==> 09-08 <==
## top_logic
module top_logic(  
		clk,
		rst,
		frz,
		level,
		Dout,
		vsync,
		hsync,
		VGA_R,
		VGA_G,
		VGA_B,
		BTNU,
		BTND,
		BTNL,
		BTNR,
        seven_seg,
        sel,
        pattern_select,
         I_spi_miso,
         O_spi_sck,
         O_spi_cs,
         O_spi_mosi
);
export LEC_CHECK = 0
export CAP_MARGIN = 20
export CELL_PAD_IN_SITES_DETAIL_PLACEMENT = 1
export CELL_PAD_IN_SITES_GLOBAL_PLACEMENT = 3
export CORE_MARGIN = 4
export CORE_UTILIZATION = 67
export CTS_CLUSTER_DIAMETER = 207
export GPL_ROUTABILITY_DRIVEN = 0
export HOLD_SLACK_MARGIN = 0.19
export MAX_ROUTING_LAYER = met4
export SETUP_SLACK_MARGIN = -0.42
export SLEW_MARGIN = 20
export TNS_END_PERCENT = 75
create_clock -name core_clock -period 16.2 [get_ports {clk}]
run.sh (not shown) runs the stock make flow with config.mk's settings and CLKGATE_MAP_FILE=.
==> 10-14 (differences from 09-08) <==
Settings changed: ABC_AREA from default to 1, CAP_MARGIN 20 to 0, CELL_PAD_IN_SITES_DETAIL_PLACEMENT 1 to default, CELL_PAD_IN_SITES_GLOBAL_PLACEMENT 3 to default, CORE_MARGIN 4 to 2, CORE_UTILIZATION 67 to 72, CTS_CLUSTER_DIAMETER 207 to 324, CTS_CLUSTER_SIZE from default to 10, GPL_ROUTABILITY_DRIVEN 0 to default, HOLD_SLACK_MARGIN 0.19 to default, MAX_ROUTING_LAYER met4 to default, SETUP_SLACK_MARGIN -0.42 to 0.51, TNS_END_PERCENT 75 to 40.
==> flow/constraint.sdc (replaced) <==
create_clock -name core_clock -period 7.37 [get_ports {clk}]
set_input_delay 1.4740 -clock core_clock [delete_from_list [all_inputs] [get_ports {clk}]]
set_output_delay 1.4740 -clock core_clock [all_outputs]
set_load 0.01 [all_outputs]
==> summary.log <==
INFO  run_status     tool.error=[ERROR GPL-0301] Utilization 131.251 % exceeds 100%.
INFO  run_status     stop_stage=global placement without I/O (3_1_place_gp_skip_io)
INFO  synth          synth-cells-yosys=12.1k
INFO  run_status     status=did not finish
INFO  floorplan      die_x=410µm
INFO  synth          yosysSeqAreaShare=0.0563
INFO  floorplan      fp.dieH=410µm
Source of the figures above: 09-08

==> summary.log <==
INFO  run_status     status=did not finish
INFO  run_status     stop_stage=global routing (5_1_grt)
INFO  run_status     tool.error=[ERROR GRT-0232] Routing congestion too high. Check the congestion heatmap in the GUI.
INFO  floorplan      fp.dieH=401µm
INFO  synth          yosysSeqAreaShare=0.0538
INFO  synth          synth-cells-yosys=14.1k
Source of the figures above: 10-14


---

==> inputs of xenon <==
top_logic again, from the RTL that the note above started with.
Settings: LEC_CHECK=0, ABC_AREA=1, CAP_MARGIN=20, CELL_PAD_IN_SITES_GLOBAL_PLACEMENT=1, CORE_MARGIN=8, CORE_UTILIZATION=58, PLACE_DENSITY_LB_ADDON=0.05, SETUP_SLACK_MARGIN=-0.55, SLEW_MARGIN=20; clock period 20.0 ns.
==> tundra: changes against xenon <==
==> flow/config.mk (replaced) <==
export PLATFORM = sky130hd
export DESIGN_NAME = top_logic
export DESIGN_NICKNAME = top_logic
export VERILOG_FILES = /design/flow/design.v
export SDC_FILE = /design/flow/constraint.sdc
export NUM_CORES = 4
export LEC_CHECK = 0
export CAP_MARGIN = 20
export CORE_MARGIN = 2
export CORE_UTILIZATION = 72
export CTS_CLUSTER_DIAMETER = 94
export MAX_ROUTING_LAYER = met4
export SETUP_SLACK_MARGIN = -0.68
export SLEW_MARGIN = 20
==> flow/constraint.sdc (replaced) <==
create_clock -name core_clock -period 11.6 [get_ports {clk}]
set_input_delay 2.3200 -clock core_clock [delete_from_list [all_inputs] [get_ports {clk}]]
set_output_delay 2.3200 -clock core_clock [all_outputs]
set_load 0.01 [all_outputs]
==> results <==
item                                                                                           tundra                                  xenon
Number of non-clock inverters                                                                   3,280                                  4,083
Final Skew                                                                                  0.0526 ns                              0.0424 ns
Run status                                                                   finished with violations                complete, no violations
Reasons for failing layout checks                                                        setup timing                                      -
Aoi/oai-family share of the synthesized area                                                    7.07%                                  6.12%
Met2 layer usage reported by global route                                                       68.2%                                  51.5%
Post-CTS sizing                                                                                    70                                      0
Total routed wire length on the met1 layer                                                 110,000 um                             131,000 um
Buffers inserted by post-CTS timing repair                                                         33                                      0
Worst Min Path Start                                               VGA.movebullet2.x[10]$_SDFFE_PP0P_  VGA.player.color_reg[11]$_SDFFE_PP0P_
Clock network latency to the later pin of the worst-skew pair                                 0.61 ns                                0.62 ns
Num tapcells                                                                                    2,016                                  2,542
Die Size                                                                                153,000 sq um                          210,000 sq um
Yosys stat cell total                                                                          12,100                                 14,100
Number of antenna violations at the first check in global routing                                   2                                      7
Final instance count without filler cells                                                      14,900                                 16,700
Vias per inst                                                                                    5.75                                   5.35
F_max                                                                                        74.6 MHz                               68.3 MHz
Max Used Layer                                                                                   met4                                   met5

---

==> inputs of run X <==
top_logic again, from the RTL that the note above started with.
make LEC_CHECK=0 CAP_MARGIN=30 CORE_MARGIN=2 CORE_UTILIZATION=72 PLACE_DENSITY=0.35 SETUP_SLACK_MARGIN=3.74 SLEW_MARGIN=20 finish   # period 12.9 ns
==> inputs of run G, as changes to run X <==
==> flow/config.mk (replaced) <==
export PLATFORM = sky130hd
export DESIGN_NAME = top_logic
export DESIGN_NICKNAME = top_logic
export VERILOG_FILES = /design/flow/design.v
export SDC_FILE = /design/flow/constraint.sdc
export NUM_CORES = 4
export LEC_CHECK = 0
export ABC_AREA = 1
export CAP_MARGIN = 20
export CELL_PAD_IN_SITES_GLOBAL_PLACEMENT = 0
export CORE_ASPECT_RATIO = 1.01
export CORE_MARGIN = 2
export CORE_UTILIZATION = 72
export PLACE_DENSITY_LB_ADDON = 0.21
export SETUP_SLACK_MARGIN = 0.26
export SLEW_MARGIN = 35
export TNS_END_PERCENT = 85
==> flow/constraint.sdc (replaced) <==
create_clock -name core_clock -period 11.4 [get_ports {clk}]
set_input_delay 2.2800 -clock core_clock [delete_from_list [all_inputs] [get_ports {clk}]]
set_output_delay 2.2800 -clock core_clock [all_outputs]
set_load 0.01 [all_outputs]
==> inputs of run H, as changes to run X <==
==> flow/config.mk (replaced) <==
export PLATFORM = sky130hd
export DESIGN_NAME = top_logic
export DESIGN_NICKNAME = top_logic
export VERILOG_FILES = /design/flow/design.v
export SDC_FILE = /design/flow/constraint.sdc
export NUM_CORES = 4
export LEC_CHECK = 0
export CAP_MARGIN = 20
export CELL_PAD_IN_SITES_DETAIL_PLACEMENT = 1
export CORE_MARGIN = 4
export CORE_UTILIZATION = 67
export CTS_CLUSTER_DIAMETER = 65
export GPL_ROUTABILITY_DRIVEN = 0
export SLEW_MARGIN = 20
==> flow/constraint.sdc (replaced) <==
create_clock -name core_clock -period 16.2 [get_ports {clk}]
set_input_delay 3.2400 -clock core_clock [delete_from_list [all_inputs] [get_ports {clk}]]
set_output_delay 3.2400 -clock core_clock [all_outputs]
set_load 0.01 [all_outputs]
==> inputs of run M, as changes to run X <==
==> flow/config.mk (replaced) <==
export PLATFORM = sky130hd
export DESIGN_NAME = top_logic
export DESIGN_NICKNAME = top_logic
export VERILOG_FILES = /design/flow/design.v
export SDC_FILE = /design/flow/constraint.sdc
export NUM_CORES = 4
export LEC_CHECK = 0
export ABC_AREA = 1
export CAP_MARGIN = 20
export CELL_PAD_IN_SITES_GLOBAL_PLACEMENT = 1
export CORE_MARGIN = 2
export CORE_UTILIZATION = 58
export SLEW_MARGIN = 20
==> flow/constraint.sdc (replaced) <==
create_clock -name core_clock -period 20.0 [get_ports {clk}]
set_input_delay 4.0000 -clock core_clock [delete_from_list [all_inputs] [get_ports {clk}]]
set_output_delay 4.0000 -clock core_clock [all_outputs]
set_load 0.01 [all_outputs]
==> results <==
Of run X and run G, run G has the higher synthesized area (gap 4.6%, measured against run G).
In run G the non-clock buffer count is higher than in run M, by 597.
Between run M and run G, the lower utilization is in run M (gap 18 points).
Sequential share of layout area: run G < run X < run M.
Run M passed the timing, DRC and antenna checks. Run H failed in global routing on GRT-0116. Run X finished but failed the layout checks on negative setup slack. Run G completed and failed the layout checks on negative setup slack.
Register-to-register slack, lowest first: run G, run X, run M.
==> figures <==
metric	run M	run H	run G	run X
Number of instances on the worst hold path	2	-	2	1
Final standard cell utilization of the core	60.7%	-	79.1%	80.7%
Share of the synthesized netlist area taken by xor and xnor gates	4.29%	5.19%	4.29%	5.19%
Critical path's slowest cell	sky130_fd_sc_hd__fa_1	-	sky130_fd_sc_hd__fa_2	sky130_fd_sc_hd__fa_2
Number of cells on the critical path	59	-	66	57
Top routing layer in use	met5	-	met5	met5
Run status	complete, no violations	aborted with a tool error	finished with violations	finished with violations
Failing step	-	global routing	-	-
Violated checks	-	-	negative setup slack	negative setup slack
Count of inserted tapcells	2542	-	2072	2016
Share of cell area taken by multi-input logic gates	77.0%	-	74.7%	75.7%
Total of clock buffers placed in the layout	50	-	54	46
Max Clk Rate	67.5 MHz	-	78.5 MHz	74.1 MHz
Sequential Area	6090 um^2	-	6130 um^2	6170 um^2
Category of the most critical setup path	reg2reg	-	reg2reg	reg2reg

---

==> job 4905: inputs <==
top_logic again, from the RTL that the note above started with.
==> flow/design.v (excerpt) <==
module top_logic(  
		clk,
		rst,
		frz,
		level,
		Dout,
		vsync,
		hsync,
		VGA_R,
		VGA_G,
		VGA_B,
		BTNU,
		BTND,
		BTNL,
		BTNR,
        seven_seg,
        sel,
        pattern_select,
         I_spi_miso,
         O_spi_sck,
         O_spi_cs,
         O_spi_mosi
);
clock: 9.37 ns
lec_check: 0
abc_area: 1
cap_margin: 20
cell_pad_in_sites_global_placement: 0
core_aspect_ratio: 1.01
core_margin: 2
core_utilization: 72
place_density: 0.35
setup_slack_margin: 0.26
slew_margin: 5
tns_end_percent: 85
==> job 1704: changes against job 4905 <==
- ABC_AREA: 1 -> 0
- CELL_PAD_IN_SITES_GLOBAL_PLACEMENT: 0 -> not set
- CORE_ASPECT_RATIO: 1.01 -> not set
- SETUP_SLACK_MARGIN: 0.26 -> 1.64
- SLEW_MARGIN: 5 -> 20
- TNS_END_PERCENT: 85 -> not set
==> flow/constraint.sdc (replaced) <==
create_clock -name core_clock -period 9.39 [get_ports {clk}]
set_input_delay 1.8780 -clock core_clock [delete_from_list [all_inputs] [get_ports {clk}]]
set_output_delay 1.8780 -clock core_clock [all_outputs]
set_load 0.01 [all_outputs]
==> summary.txt <==
Synth unique cells -> 97
Post-CTS resize count -> 174
Final setup vio count -> 47
Status -> complete, but fails checks
Violated checks -> negative setup slack
Max-area cell share -> 43.75%
Post-CTS setup repair buffer count -> 61
Slack of the critical path -> -3.988 ns
Compound-Gate Fraction of Synth Area -> 7.072%
Top cells by count, synth -> inv_1, fa_1, ha_1
That was job 1704.
==> summary.txt <==
Status -> stopped before the end
Failed at -> global routing
Cts bufs inserted -> 40
Top cells by count, synth -> inv_1, fa_1, nand2_1
Compound-Gate Fraction of Synth Area -> 6.118%
Post-CTS resize count -> 444
Synth unique cells -> 68
Max-area cell share -> 41.76%
Place WS -> -3.758 ns
Post-CTS setup repair buffer count -> 82
That was job 4905.

---

==> inputs of build 24 <==
Starting RTL as in the previous note.
make LEC_CHECK=0 ABC_AREA=0 CAP_MARGIN=20 CELL_PAD_IN_SITES_GLOBAL_PLACEMENT=0 CORE_ASPECT_RATIO=1.01 CORE_MARGIN=2 CORE_UTILIZATION=44 CTS_CLUSTER_DIAMETER=331 CTS_CLUSTER_SIZE=15 PLACE_DENSITY=0.69 SETUP_SLACK_MARGIN=5.0 SLEW_MARGIN=35 TNS_END_PERCENT=85 finish   # period 19.9 ns
==> build 66 (differences from build 24) <==
ABC_AREA = not set   (was 0)
CELL_PAD_IN_SITES_GLOBAL_PLACEMENT = not set   (was 0)
CORE_ASPECT_RATIO = not set   (was 1.01)
CTS_CLUSTER_DIAMETER = not set   (was 331)
CTS_CLUSTER_SIZE = not set   (was 15)
PLACE_DENSITY = not set   (was 0.69)
SETUP_SLACK_MARGIN = not set   (was 5.0)
SLEW_MARGIN = 20   (was 35)
TNS_END_PERCENT = not set   (was 85)
==> flow/constraint.sdc (replaced) <==
create_clock -name core_clock -period 16.9 [get_ports {clk}]
set_input_delay 3.3800 -clock core_clock [delete_from_list [all_inputs] [get_ports {clk}]]
set_output_delay 3.3800 -clock core_clock [all_outputs]
set_load 0.01 [all_outputs]
==> build 43 (differences from build 24) <==
ABC_AREA = not set   (was 0)
CELL_PAD_IN_SITES_GLOBAL_PLACEMENT = not set   (was 0)
CORE_ASPECT_RATIO = not set   (was 1.01)
CORE_UTILIZATION = 8   (was 44)
CTS_CLUSTER_DIAMETER = not set   (was 331)
CTS_CLUSTER_SIZE = not set   (was 15)
PLACE_DENSITY = not set   (was 0.69)
SETUP_SLACK_MARGIN = not set   (was 5.0)
SLEW_MARGIN = 20   (was 35)
TNS_END_PERCENT = not set   (was 85)
==> flow/constraint.sdc (replaced) <==
create_clock -name core_clock -period 21.0 [get_ports {clk}]
set_input_delay 4.2000 -clock core_clock [delete_from_list [all_inputs] [get_ports {clk}]]
set_output_delay 4.2000 -clock core_clock [all_outputs]
set_load 0.01 [all_outputs]
==> results <==
	build 24	build 43	build 66
Run status	timing/DRC/antenna clean	timing/DRC/antenna clean	timing/DRC/antenna clean
Largest stage delay on the critical path	0.62 ns	0.69 ns	0.68 ns
Hold Path Origin	VGA.player.pixel_reg[3]	VGA.movebullet2.x[10]	VGA.movebullet2.x[10]
Number of warnings in the stage logs	145	141	141
Normalized max-slew margin	34.4%	24.6%	23.6%
Die boundary width	497 um	1170 um	500 um
TritonCTS Buffers	24	41	43
Multi-input gate area	89100 sq um	88600 sq um	88600 sq um
Count of inserted antenna diode cells	2	8	2
Transition at the pin with the smallest max-transition slack	0.977 ns	1.13 ns	1.14 ns
Clock buffer cells	24	55	52
Nets@finish	15600	15600	15600
Global routing met3 resource utilization	1.99%	0.477%	2.31%
Tapcells	3220	18000	3202
Routability-driven placement congestion ratio	0.951	0.849	0.915
Total wirelength of the detailed-routed design	263000 um	276000 um	277000 um
Post-route fraction of the period consumed by the critical path	71.8%	78.7%	92.4%
Area grow syn2layout	5.45%	22.6%	5.64%
Critical Path Fanout Max	8	14	11
Effective utilization at floorplan	44.3%	8.03%	44.3%
Final design utilization	46.7%	9.84%	46.8%
Worst path bufs/invs	11	13	12
Launch instance of the worst register-to-register path	VGA.vcount[1]	VGA.vcount[0]	VGA.movebullet2.y[0]

---

==> inputs of v36 <==
Starting RTL as in the previous note.
// top_logic
module top_logic(  
		clk,
		rst,
		frz,
		level,
		Dout,
		vsync,
		hsync,
		VGA_R,
		VGA_G,
		VGA_B,
		BTNU,
		BTND,
		BTNL,
		BTNR,
        seven_seg,
        sel,
        pattern_select,
         I_spi_miso,
         O_spi_sck,
         O_spi_cs,
         O_spi_mosi
);
clock: 9.47 ns
lec_check: 0
abc_area: 1
cap_margin: 20
core_aspect_ratio: 0.71
core_margin: 2
core_utilization: 72
place_density_lb_addon: 0.0
setup_slack_margin: 1.64
slew_margin: 20
==> v38: changes against v36 <==
- CORE_ASPECT_RATIO: 0.71 -> not set
- CTS_CLUSTER_DIAMETER: not set -> 94
- CTS_CLUSTER_SIZE: not set -> 15
- MAX_ROUTING_LAYER: not set -> met4
- PLACE_DENSITY_LB_ADDON: 0.0 -> 0.02
- SETUP_SLACK_MARGIN: 1.64 -> -0.68
==> flow/constraint.sdc (replaced) <==
create_clock -name core_clock -period 11.6 [get_ports {clk}]
set_input_delay 2.3200 -clock core_clock [delete_from_list [all_inputs] [get_ports {clk}]]
set_output_delay 2.3200 -clock core_clock [all_outputs]
set_load 0.01 [all_outputs]
==> v14: changes against v36 <==
- ABC_AREA: 1 -> not set
- CAP_MARGIN: 20 -> 30
- CORE_ASPECT_RATIO: 0.71 -> not set
- PLACE_DENSITY_LB_ADDON: 0.0 -> not set
- SETUP_SLACK_MARGIN: 1.64 -> not set
==> flow/constraint.sdc (replaced) <==
create_clock -name core_clock -period 12.9 [get_ports {clk}]
set_input_delay 2.5800 -clock core_clock [delete_from_list [all_inputs] [get_ports {clk}]]
set_output_delay 2.5800 -clock core_clock [all_outputs]
set_load 0.01 [all_outputs]
==> results.json <==
{
  "run_status": "did not finish",
  "yosys.cell_types.count": 68,
  "lastStage": "global routing",
  "arithmetic_cell_share_of_the_synthesized_area_counting_full_adders_half_adders_and_majority_gates": 0.542,
  "cts.htree.levels": 2,
  "first-error": "[ERROR GRT-0116] Global routing finished with congestion. Check the congestion regions in the DRC Viewer."
}
# the run above: v36

==> results.json <==
{
  "run_status": "complete, but fails checks",
  "check-failures": "negative setup slack",
  "cts.htree.levels": 1,
  "min_path_cells": 1,
  "core-area_mm2": 0.156,
  "crit-reg2reg-launch": "VGA.vcount[3]",
  "setup-violations-final": 47,
  "setup_slack_ps": -1800
}
# the run above: v38

==> results.json <==
{
  "cts.htree.levels": 2,
  "run_status": "complete, but fails checks",
  "arithmetic_cell_share_of_the_synthesized_area_counting_full_adders_half_adders_and_majority_gates": 0.568,
  "setup_slack_ps": -542,
  "setup-violations-final": 2,
  "check-failures": "negative setup slack",
  "crit_cells": 56,
  "yosys.cell_types.count": 97,
  "core-area_mm2": 0.149
}
# the run above: v14

